==> inputs of run a <==
==> flow/design.v <==
module adc_interface (
    input wire clk,
    input wire rst_n,
    input wire [11:0] adc_data,
    input wire adc_valid,
    output reg [11:0] voltage_fb,
    output reg data_ready
);
    always @(posedge clk or negedge rst_n) begin
        if (!rst_n) begin
            voltage_fb <= 12'd0;
            data_ready <= 1'b0;
        end else begin
            if (adc_valid) begin
                voltage_fb <= adc_data;
                data_ready <= 1'b1;
            end else begin
                data_ready <= 1'b0;
            end
        end
    end
endmodule
module pid_controller #(
    parameter DATA_WIDTH = 12,
    parameter KP = 16'd100,
    parameter KI = 16'd10,
    parameter KD = 16'd5,
    parameter SETPOINT = 12'd2048
)(
    input wire clk,
    input wire rst_n,
    input wire [DATA_WIDTH-1:0] feedback,
    input wire fb_valid,
    output reg [9:0] control_out,
    output reg out_valid
);
    reg signed [DATA_WIDTH:0] error;
    reg signed [DATA_WIDTH:0] prev_error;
    reg signed [31:0] integral;
    reg signed [DATA_WIDTH:0] derivative;
    reg signed [31:0] p_term, i_term, d_term;
    reg signed [31:0] pid_sum;
    always @(posedge clk or negedge rst_n) begin
        if (!rst_n) begin
            error <= 0;
            prev_error <= 0;
            integral <= 0;
            derivative <= 0;
            p_term <= 0;
            i_term <= 0;
            d_term <= 0;
            pid_sum <= 0;
            control_out <= 10'd512;
            out_valid <= 1'b0;
        end else if (fb_valid) begin
            error <= SETPOINT - feedback;
            prev_error <= error;
            if (integral + error > 32'sd100000)
                integral <= 32'sd100000;
            else if (integral + error < -32'sd100000)
                integral <= -32'sd100000;
            else
                integral <= integral + error;
            derivative <= error - prev_error;
            p_term <= ($signed({16'd0, KP}) * error) >>> 8;
            i_term <= ($signed({16'd0, KI}) * integral) >>> 16;
            d_term <= ($signed({16'd0, KD}) * derivative) >>> 8;
            pid_sum <= p_term + i_term + d_term + 32'sd512;
            if (pid_sum > 32'sd1023)
                control_out <= 10'd1023;
            else if (pid_sum < 32'sd0)
                control_out <= 10'd0;
            else
                control_out <= pid_sum[9:0];
            out_valid <= 1'b1;
        end else begin
            out_valid <= 1'b0;
        end
    end
endmodule
module pwm_generator #(
    parameter CLK_FREQ = 100_000_000,
    parameter PWM_FREQ = 100_000,
    parameter PWM_RESOLUTION = 10
)(
    input wire clk,
    input wire rst_n,
    input wire [PWM_RESOLUTION-1:0] duty_cycle,
    output reg pwm_out
);
    localparam COUNTER_MAX = CLK_FREQ / PWM_FREQ;
    reg [$clog2(COUNTER_MAX)-1:0] counter;
    reg [PWM_RESOLUTION-1:0] duty_reg;
    reg [PWM_RESOLUTION-1:0] compare_val;
    always @(posedge clk or negedge rst_n) begin
        if (!rst_n) begin
            counter <= 0;
            duty_reg <= 0;
            compare_val <= 0;
            pwm_out <= 1'b0;
        end else begin
            if (counter < COUNTER_MAX - 1) begin
                counter <= counter + 1;
            end else begin
                counter <= 0;
                duty_reg <= duty_cycle;
            end
            compare_val <= (duty_reg * COUNTER_MAX) >> PWM_RESOLUTION;
            pwm_out <= (counter < compare_val) ? 1'b1 : 1'b0;
        end
    end
endmodule
module buck_converter_top #(
    parameter CLK_FREQ = 100_000_000,
    parameter PWM_FREQ = 100_000,
    parameter V_REF = 12'd2048,
    parameter KP = 16'd100,
    parameter KI = 16'd10,
    parameter KD = 16'd5
)(
    input wire clk,
    input wire rst_n,
    input wire [11:0] adc_data,
    input wire adc_valid,
    output wire pwm_out,
    output wire [11:0] voltage_monitor,
    output wire [9:0] duty_cycle_monitor
);
    wire [11:0] voltage_fb;
    wire adc_ready;
    wire [9:0] duty_cycle;
    wire pid_valid;
    adc_interface adc_if (
        .clk(clk),
        .rst_n(rst_n),
        .adc_data(adc_data),
        .adc_valid(adc_valid),
        .voltage_fb(voltage_fb),
        .data_ready(adc_ready)
    );
    pid_controller #(
        .DATA_WIDTH(12),
        .KP(KP),
        .KI(KI),
        .KD(KD),
        .SETPOINT(V_REF)
    ) pid_ctrl (
        .clk(clk),
        .rst_n(rst_n),
        .feedback(voltage_fb),
        .fb_valid(adc_ready),
        .control_out(duty_cycle),
        .out_valid(pid_valid)
    );
    pwm_generator #(
        .CLK_FREQ(CLK_FREQ),
        .PWM_FREQ(PWM_FREQ),
        .PWM_RESOLUTION(10)
    ) pwm_gen (
        .clk(clk),
        .rst_n(rst_n),
        .duty_cycle(duty_cycle),
        .pwm_out(pwm_out)
    );
    assign voltage_monitor = voltage_fb;
    assign duty_cycle_monitor = duty_cycle;
endmodule
==> flow/run.sh <==
#!/bin/bash
# the make line also repeats each setting of config.mk as NAME=value (left out here)
make -C /OpenROAD-flow-scripts/flow DESIGN_CONFIG=/design/flow/config.mk WORK_HOME=/design/flow/orfs CLKGATE_MAP_FILE= finish
==> flow/config.mk <==
export PLATFORM = sky130hd
export DESIGN_NAME = buck_converter_top
export DESIGN_NICKNAME = buck_converter_top
export VERILOG_FILES = /design/flow/design.v
export SDC_FILE = /design/flow/constraint.sdc
export NUM_CORES = 4
export LEC_CHECK = 0
export CAP_MARGIN = 5
export CELL_PAD_IN_SITES_DETAIL_PLACEMENT = 1
export CELL_PAD_IN_SITES_GLOBAL_PLACEMENT = 1
export CORE_MARGIN = 2
export CORE_UTILIZATION = 40
export CTS_CLUSTER_DIAMETER = 197
export CTS_CLUSTER_SIZE = 97
export GPL_ROUTABILITY_DRIVEN = 1
export HOLD_SLACK_MARGIN = -0.05
export MAX_ROUTING_LAYER = met5
export SLEW_MARGIN = 30
export TNS_END_PERCENT = 10
==> flow/constraint.sdc <==
create_clock -name core_clock -period 3.88 [get_ports {clk}]
set_input_delay 0.7760 -clock core_clock [delete_from_list [all_inputs] [get_ports {clk}]]
set_output_delay 0.7760 -clock core_clock [all_outputs]
set_load 0.01 [all_outputs]
==> run b (differences from run a) <==
ABC_AREA = 1   (was not set)
CAP_MARGIN = 25   (was 5)
CELL_PAD_IN_SITES_DETAIL_PLACEMENT = not set   (was 1)
CELL_PAD_IN_SITES_GLOBAL_PLACEMENT = not set   (was 1)
CTS_CLUSTER_DIAMETER = not set   (was 197)
CTS_CLUSTER_SIZE = not set   (was 97)
GPL_ROUTABILITY_DRIVEN = not set   (was 1)
HOLD_SLACK_MARGIN = not set   (was -0.05)
MAX_ROUTING_LAYER = not set   (was met5)
SLEW_MARGIN = 15   (was 30)
TNS_END_PERCENT = not set   (was 10)
==> flow/constraint.sdc (replaced) <==
create_clock -name core_clock -period 10.0 [get_ports {clk}]
set_input_delay 2.0000 -clock core_clock [delete_from_list [all_inputs] [get_ports {clk}]]
set_output_delay 2.0000 -clock core_clock [all_outputs]
set_load 0.01 [all_outputs]
==> run c (differences from run a) <==
CAP_MARGIN = 20   (was 5)
CELL_PAD_IN_SITES_DETAIL_PLACEMENT = not set   (was 1)
CELL_PAD_IN_SITES_GLOBAL_PLACEMENT = not set   (was 1)
CORE_UTILIZATION = 66   (was 40)
CTS_CLUSTER_DIAMETER = not set   (was 197)
CTS_CLUSTER_SIZE = not set   (was 97)
GPL_ROUTABILITY_DRIVEN = not set   (was 1)
HOLD_SLACK_MARGIN = not set   (was -0.05)
MAX_ROUTING_LAYER = not set   (was met5)
SLEW_MARGIN = 20   (was 30)
TNS_END_PERCENT = not set   (was 10)
==> flow/constraint.sdc (replaced) <==
create_clock -name core_clock -period 4.75 [get_ports {clk}]
set_input_delay 0.9500 -clock core_clock [delete_from_list [all_inputs] [get_ports {clk}]]
set_output_delay 0.9500 -clock core_clock [all_outputs]
set_load 0.01 [all_outputs]
==> impl_metrics.csv <==
group,metric,value,unit
grt,grt_pass1_vias,13810,
route,wl_met1,19.49,mm
outcome,violations,"negative setup slack",
final_timing,final-setup-viol-count,15,
final_timing,fin_ws,-287.6,ps
outcome,status,"finished with violations",
That was run a.
==> impl_metrics.csv <==
group,metric,value,unit
outcome,status,"finished clean",
clock_network,hold_buffers,0,
grt,grt_pass1_vias,13770,
final_timing,fin_ws,5709,ps
final_timing,final-setup-viol-count,0,
grt,grt_overflow,0,
route,wl_met1,18.72,mm
That was run b.
==> impl_metrics.csv <==
group,metric,value,unit
outcome,status,"finished clean",
grt,grt-busiest-layer,"met2",
final_timing,worst_pin_slew,874.8,ps
final_timing,final-setup-viol-count,0,
clock_network,clk_path_buf_depth,2,
clock_network,h-tree-depth,4,
final_timing,fin_ws,237.7,ps
route,wl_met1,14.87,mm
That was run c.
